run 5:
## CLOCK_TOP
module CLOCK_TOP( 
	   SEG0, SEG1, SEG2, SEG3, SEG4, SEG5, SEG6, SEG7, LED, BUZ_OUT,
	   CLK50M, KEY1, KEY2, KEY3, SW0, SW1, SW2, SW3, SW4, SW5, KNOCK,
	   SENSOR, ROT_A, ROT_B
	   );
   input CLK50M, KEY1, KEY2, KEY3, SW0, SW1, SW2, SW3, SW4, SW5, KNOCK, SENSOR, ROT_A, ROT_B;
   output [6:0] SEG0, SEG1, SEG2, SEG3, SEG4, SEG5, SEG6, SEG7;
   output [17:0] LED;
   output 	 BUZ_OUT;
   wire 	 CLK1K, CLK10K, EN1K, EN10K, CLEAN_KEY1, CLEAN_KEY2, CLEAN_KEY3, CLEAN_SW1, CLEAN_SW2, CLEAN_SW3, CLEAN_SW4, CLEAN_SW5, ALARM, FIRE_ALARM, FIRE_VALID, PWM_ACT, FIRE_BUZ, KNOCK_LED_BUZ;
   wire [7:0] 	 SEC, MIN, HOUR, DAY;
   wire [7:0] 	 SEC_SET, MIN_SET, HOUR_SET, DAY_SET;
   wire [7:0] 	 SW_SEC, SW_MIN, SW_HOUR, SW_DAY;
   assign BUZ_OUT = (FIRE_VALID) ? FIRE_BUZ : KNOCK_LED_BUZ;
   GENCLK1K
     UGENCLK1K
       ( 
	.RSTN				(SW0),
	.CLK1K				(CLK1K),
	.EN1K				(EN1K),
	.CLK50M				(CLK50M));
   GENCLK10K
     UGENCLK10K
       ( 
	.RSTN					(SW0),
	.CLK10K				(CLK10K),
	.EN10K				(EN10K),
	.CLK50M				(CLK50M));
   DEBOUNCE #(.SET(1'b1))
   UDEBOUNCE_KEY1
     ( 
      .KEY_OUT				(CLEAN_KEY1),
      .KEY_IN				(KEY1),
      .RSTN				(SW0),
      .CLK				(CLK50M),
      .EN1K				(EN1K));
   DEBOUNCE #(.SET(1'b1))
   UDEBOUNCE_KEY2
     ( 
      .KEY_OUT				(CLEAN_KEY2),
      .KEY_IN				(KEY2),
      .RSTN				(SW0),
      .CLK				(CLK50M),
      .EN1K				(EN1K));
   DEBOUNCE #(.SET(1'b1))
   UDEBOUNCE_KEY3
     ( 
      .KEY_OUT				(CLEAN_KEY3),
      .KEY_IN				(KEY3),
      .RSTN				(SW0),
      .CLK				(CLK50M),
      .EN1K				(EN1K));
   DEBOUNCE #(.SET(1'b0))
   UDEBOUNCE_SW1
     ( 
  ...
For scale: about 310 flip-flops, ~89 I/O pins, about 0.021 mm² of cells after synthesis.
make LEC_CHECK=0 ABC_AREA=1 CAP_MARGIN=20 CELL_PAD_IN_SITES_DETAIL_PLACEMENT=1 CORE_ASPECT_RATIO=1.02 CORE_MARGIN=9 CORE_UTILIZATION=32 CTS_CLUSTER_SIZE=62 GPL_ROUTABILITY_DRIVEN=0 MAX_ROUTING_LAYER=met5 PLACE_DENSITY=0.82 SETUP_SLACK_MARGIN=0.53 SLEW_MARGIN=20 TNS_END_PERCENT=50 finish   # period 8.28 ns
run.sh (not shown) runs the stock make flow with config.mk's settings and CLKGATE_MAP_FILE=.
Run 5 reached the end of the flow, and the finished layout is clean on the timing, DRC and antenna checks.
Changes in run 3 relative to run 5:
Settings: clearing MAX_ROUTING_LAYER, which used to be met5; clearing CORE_ASPECT_RATIO, which used to be 1.02; clearing TNS_END_PERCENT, which used to be 50; clearing GPL_ROUTABILITY_DRIVEN, which used to be 0; clearing SETUP_SLACK_MARGIN, which used to be 0.53; swapping 9 for 2 in CORE_MARGIN; clearing CELL_PAD_IN_SITES_DETAIL_PLACEMENT, which used to be 1; clearing CTS_CLUSTER_SIZE, which used to be 62; clearing PLACE_DENSITY, which used to be 0.82; swapping 32 for 72 in CORE_UTILIZATION; swapping 8.28 for 30.1 in the clock period (ns, I/O delays scaled along).
## What came out
- Run 3 -> run 5: post-layout net count flat
- Summary: with run 5 as the reference, number of tap instances in run 3 moved down by more than half.
- Taking run 3 as 1.0, run 5 lands at 1.5 on routed wire length.
- The overall global routing resource usage in run 3 sits 15 points above the value recorded for run 5.
- Number of buffers added by the clock tree synthesis step was lower in run 3 than in run 5.
- Data arrival at the endpoint of the critical path on run 3 is down relative to run 5.


CLOCK_TOP again, from the RTL that the note above started with.
Settings: LEC_CHECK=0, ABC_AREA=0, CAP_MARGIN=30, CELL_PAD_IN_SITES_DETAIL_PLACEMENT=2, CORE_ASPECT_RATIO=1.86, CORE_MARGIN=9, CORE_UTILIZATION=32, CTS_CLUSTER_SIZE=93, GPL_ROUTABILITY_DRIVEN=0, HOLD_SLACK_MARGIN=0.16, MAX_ROUTING_LAYER=met5, MIN_ROUTING_LAYER=met1, PLACE_DENSITY=0.39, SLEW_MARGIN=20, TNS_END_PERCENT=10; clock period 12.3 ns.
Then changed:
Settings changed: ABC_AREA 0 to not set, CAP_MARGIN 30 to 20, CELL_PAD_IN_SITES_DETAIL_PLACEMENT 2 to not set, CORE_ASPECT_RATIO 1.86 to not set, CORE_MARGIN 9 to 2, CORE_UTILIZATION 32 to 9, CTS_CLUSTER_SIZE 93 to not set, GPL_ROUTABILITY_DRIVEN 0 to not set, HOLD_SLACK_MARGIN 0.16 to not set, MAX_ROUTING_LAYER met5 to not set, MIN_ROUTING_LAYER met1 to not set, PLACE_DENSITY 0.39 to not set, TNS_END_PERCENT 10 to not set.
Clock period 12.3 ns to 30.1 ns, I/O delays scaled along.
The changed run ran to the end with no violations.
Hold slack gains 110 ps.
Total power drops by well over a third.
Clock power drops by well over a third.
Register-to-register slack gains 18000 ps.
Routed wire length drops by a little under a tenth.
Cell count climbs by well over a third.
Worst setup slack gains 15000 ps.
Clock-buffer cell count drops by 7.


## job 8883
CLOCK_TOP again, from the RTL that the note above started with.
clock: 10.4 ns
lec_check: 0
abc_area: 1
cap_margin: 5
core_aspect_ratio: 1.51
core_margin: 2
core_utilization: 72
cts_cluster_size: 52
hold_slack_margin: -0.1
max_routing_layer: met4
min_routing_layer: met1
place_density: 0.36
setup_slack_margin: 3.09
slew_margin: 15
tns_end_percent: 5
Both conditions hold for job 8883: the flow ran to the end and the final layout passed the timing, DRC and antenna checks.
> inputs changed (job 8883 -> job 3934)
Settings: clearing TNS_END_PERCENT, which used to be 5; clearing ABC_AREA, which used to be 1; clearing MIN_ROUTING_LAYER, which used to be met1; clearing SETUP_SLACK_MARGIN, which used to be 3.09; clearing CTS_CLUSTER_SIZE, which used to be 52; swapping 5 for 20 in CAP_MARGIN; clearing MAX_ROUTING_LAYER, which used to be met4; clearing CORE_ASPECT_RATIO, which used to be 1.51; swapping 72 for 40 in CORE_UTILIZATION; clearing PLACE_DENSITY, which used to be 0.36; clearing HOLD_SLACK_MARGIN, which used to be -0.1; swapping 15 for 20 in SLEW_MARGIN; swapping 10.4 for 20.0 in the clock period (ns, I/O delays scaled along).
Notes after the runs:
Job 3934 vs job 8883: total placed cells including tap cells down
Density: job 3934 sparser than job 8883
Clock-buffer cell count on job 3934 is up relative to job 8883.
Going from job 8883 to job 3934, number of cells on the critical path shrinks by 1.
[inputs] job 9812 vs job 3934
Settings: setting PLACE_DENSITY to 0.53 for the first time; changing CORE_MARGIN from 2 to 5; setting MIN_ROUTING_LAYER to met2 for the first time; setting ABC_AREA to 1 for the first time; setting CELL_PAD_IN_SITES_DETAIL_PLACEMENT to 2 for the first time.
Results
Lower switching power share of the total among job 9812 and job 3934: job 3934
Relative to job 3934, the horizontal die dimension measured on job 9812 has increased by a few percent.
Summary of job 9812 over job 3934: highest cell delay on the worst timing path now sits lower; net switching power of the design now sits higher; logic depth of the worst register-to-register path now sits higher; yosys synthesis chip area now sits higher.
Of the two values seen for top routing layer in use, met4 was produced by job 3934 and met5 by job 9812.
For job 7017, these inputs were changed with respect to job 9812:
Settings: PLACE_DENSITY no longer set, was 0.53; CORE_MARGIN now 2, was 5; CELL_PAD_IN_SITES_DETAIL_PLACEMENT no longer set, was 2; CORE_UTILIZATION now 61, was 40; MIN_ROUTING_LAYER no longer set, was met2; ABC_AREA no longer set, was 1; the clock period (ns, I/O delays scaled along) now 8.5, was 20.0.
--- outcome ---
Logic share of the area came out higher on job 7017 than on job 9812.
For job 7017, the uppermost metal layer occupied by signal nets was met4, unlike job 9812, where it was met5.
Looking at number of cell instances on the worst register-to-register path, job 7017 sits 6 lower than job 9812 does.
In the reports for job 7017 and job 9812, the larger overall routing resource usage belongs to job 9812.
Diff job 7017 and job 9812: first-iteration DRC count higher in job 9812
Total power consumption of the routed design (job 9812 / job 7017): 0.47
Input changes introduced in job 7399 (baseline for comparison: job 7017):
Settings: CORE_UTILIZATION changed from 61 to 30; the clock period (ns, I/O delays scaled along) changed from 8.5 to 8.31.
==> results <==
Job 7399 | stages: all done | timing, DRC, antenna: all pass. Sort job 7017 and job 7399 by number of global-route vias before repair desc -> top: job 7399. In job 7399, the worst setup slack after layout came out 0.45 ns below the value in job 7017. Job 7017 -> job 7399: number of port buffers delta 0, exact match. ~same power in sequential cells in job 7017 and job 7399. For net count reported at finish, job 7017 and job 7399 come out practically identical. Status: count of final setup violators parity (job 7017, job 7399). Global routing usage on met2: job 7399 < job 7017. Going from job 7017 to job 7399, area growth from synthesis to final layout has increased; utilization now sits lower; number of tap cells inserted moved up; number of core rows moved up.
Relative to job 7399, the following input files were edited for job 6966:
Settings: a change of CORE_UTILIZATION from 30 to 68; a change of the clock period (ns, I/O delays scaled along) from 8.31 to 6.79.
Notes after the runs:
The lower placed wire-length estimate of job 6966 and job 7399 is in job 6966. Total number of tap cells was higher in the run labelled job 7399. According to the power report, total power for job 6966 is higher than for job 7399. Changes observed in job 6966 relative to job 7399: worst vdd rail ir drop now sits higher; overall fraction of global-route tracks in use picked up an extra 16 points. Delta(global-route wire length before repair, job 6966 - job 7399) < 0. Compared with job 7399, job 6966 improves wire length. The flow did not stop early for job 7399: all stages ran, and the layout cleared the timing, DRC and antenna checks. In summary, job 6966 completed successfully, with a layout that passed the timing, DRC and antenna checks.
Power figures rest on the tool's default switching activity, not on a simulated workload.
